==> flow/design.v (excerpt) <==
module PPU (
    input clk,
    input rst,
    input i_en,
    input [32-1:0] data_in,
    input [11:0] scaling_factor,
    output logic[6:0] data_out,
    output logic valid,
    output logic [31:0] data_in_out
);
Size: about 3400 cells after synthesis, roughly 40 flip-flops, about 87 I/O pins, about 0.024 mm2 of cells after synthesis.
clock: 110.0 ns
lec_check: 0
abc_area: 0
cap_margin: 0
core_margin: 2
core_utilization: 72
cts_cluster_size: 35
gpl_routability_driven: 1
hold_slack_margin: -0.1
min_routing_layer: met1
place_density: 0.64
slew_margin: 40
run.sh (not shown) runs the stock make flow with config.mk's settings and CLKGATE_MAP_FILE=.
The first run aborted during global routing.
==> next run, changes <==
Settings changed: CORE_ASPECT_RATIO set to 1.05, CORE_UTILIZATION 72 to 65, CTS_CLUSTER_SIZE 35 to unset, HOLD_SLACK_MARGIN -0.1 to unset, MAX_ROUTING_LAYER set to met4, PLACE_DENSITY 0.64 to unset.
Clock period 110.0 ns to 147.0 ns, I/O delays scaled along.
This time the run finished clean.
Area after synthesis does not change.
Synthesized cell count stays the same.
Die size came out higher by 11%.
==> next run, changes <==
Settings changed: ABC_AREA 0 to unset, CAP_MARGIN 0 to 20, CORE_ASPECT_RATIO 1.05 to unset, CORE_UTILIZATION 65 to 40, GPL_ROUTABILITY_DRIVEN 1 to unset, MAX_ROUTING_LAYER met4 to unset, MIN_ROUTING_LAYER met1 to unset, SLEW_MARGIN 40 to 20.
Clock period 147.0 ns to 115.0 ns, I/O delays scaled along.
Effect:
- synthesized cell count does not change
- utilization came out lower by 23 points
- cell area came out higher by 10%
- clock-buffer cell count does not change
- worst setup slack is worse by 7500 ps
- routed wire length came out higher by 7.2%
- first-iteration DRC count came out lower by 4.1%
- worst hold slack is worse by 6400 ps

========
The RTL this note starts from:
==> flow/design.v <==
module PPU (
    input clk,
    input rst,
    input i_en,
    input [32-1:0] data_in,
    input [11:0] scaling_factor,
    output logic[6:0] data_out,
    output logic valid,
    output logic [31:0] data_in_out
);
logic [32 - 1:0] relu_out;
logic [32:0] data_shift;
logic [7:0] data_quant;
logic [8:0] data_temp;
always @(*) begin
    relu_out = (data_in[32 - 1])? 32'd0 : data_in;
    /*verilator lint_off WIDTHEXPAND*/
    /*verilator lint_off WIDTHTRUNC*/
    data_shift = ({relu_out, 1'b0} / scaling_factor);
    /*verilator lint_on WIDTHTRUNC*/
    /*verilator lint_on WIDTHEXPAND*/
    data_temp = (data_shift > 127)? 254 : data_shift[8:0] + {8'b0, data_shift[0]};
end
always @(posedge clk) begin
    if(rst) begin
        valid <= 1'd0;
        data_out <= 7'd0;
        data_in_out <= 32'd0;
    end
    else begin
        valid <= i_en;
        data_out <= (i_en)? data_temp[7:1] : 7'd0;
        data_in_out <= data_in;
    end
end
endmodule
export LEC_CHECK = 0
export ABC_AREA = 1
export CAP_MARGIN = 20
export CORE_ASPECT_RATIO = 0.5
export CORE_MARGIN = 2
export CORE_UTILIZATION = 62
export CTS_CLUSTER_DIAMETER = 309
export CTS_CLUSTER_SIZE = 99
export PLACE_DENSITY = 0.9
export SLEW_MARGIN = 20
export TNS_END_PERCENT = 10
create_clock -name core_clock -period 59.1 [get_ports {clk}]
The starting point never finished: it broke off in clock tree synthesis (4_1_cts).
Edit:
ABC_AREA = unset   (was 1)
CORE_ASPECT_RATIO = unset   (was 0.5)
CORE_UTILIZATION = 40   (was 62)
CTS_CLUSTER_DIAMETER = unset   (was 309)
CTS_CLUSTER_SIZE = unset   (was 99)
PLACE_DENSITY = unset   (was 0.9)
TNS_END_PERCENT = unset   (was 10)
clock period = 120.0 ns   (was 59.1 ns; I/O delays follow)
=> With this change the flow finished with timing, DRC and antenna clean; die size is higher by about 30%; area after synthesis is lower by about 15%; synthesized cell count is lower by 25%.
Edit:
CELL_PAD_IN_SITES_GLOBAL_PLACEMENT = 2   (was unset)
CTS_CLUSTER_DIAMETER = 99   (was unset)
CTS_CLUSTER_SIZE = 21   (was unset)
GPL_TIMING_DRIVEN = 0   (was unset)
SETUP_SLACK_MARGIN = 1.19   (was unset)
TNS_END_PERCENT = 15   (was unset)
=> The new run passed the timing, DRC and antenna checks. Global-route usage came out higher by 3.8 points. Wire length came out higher by about a fifth. Via count came out higher by a few percent.
Edit:
CELL_PAD_IN_SITES_GLOBAL_PLACEMENT = unset   (was 2)
CORE_UTILIZATION = 58   (was 40)
CTS_CLUSTER_DIAMETER = unset   (was 99)
CTS_CLUSTER_SIZE = unset   (was 21)
GPL_TIMING_DRIVEN = unset   (was 0)
SETUP_SLACK_MARGIN = unset   (was 1.19)
TNS_END_PERCENT = unset   (was 15)
clock period = 100.0 ns   (was 120.0 ns; I/O delays follow)
Result: This time the run finished but failed the layout checks on negative setup slack. Setup slack degrades by 7.8 ns. Worst hold slack degrades by 4.3 ns. Sequential share of layout area falls by 0.29 points. Cell count came out higher by 2.9%.
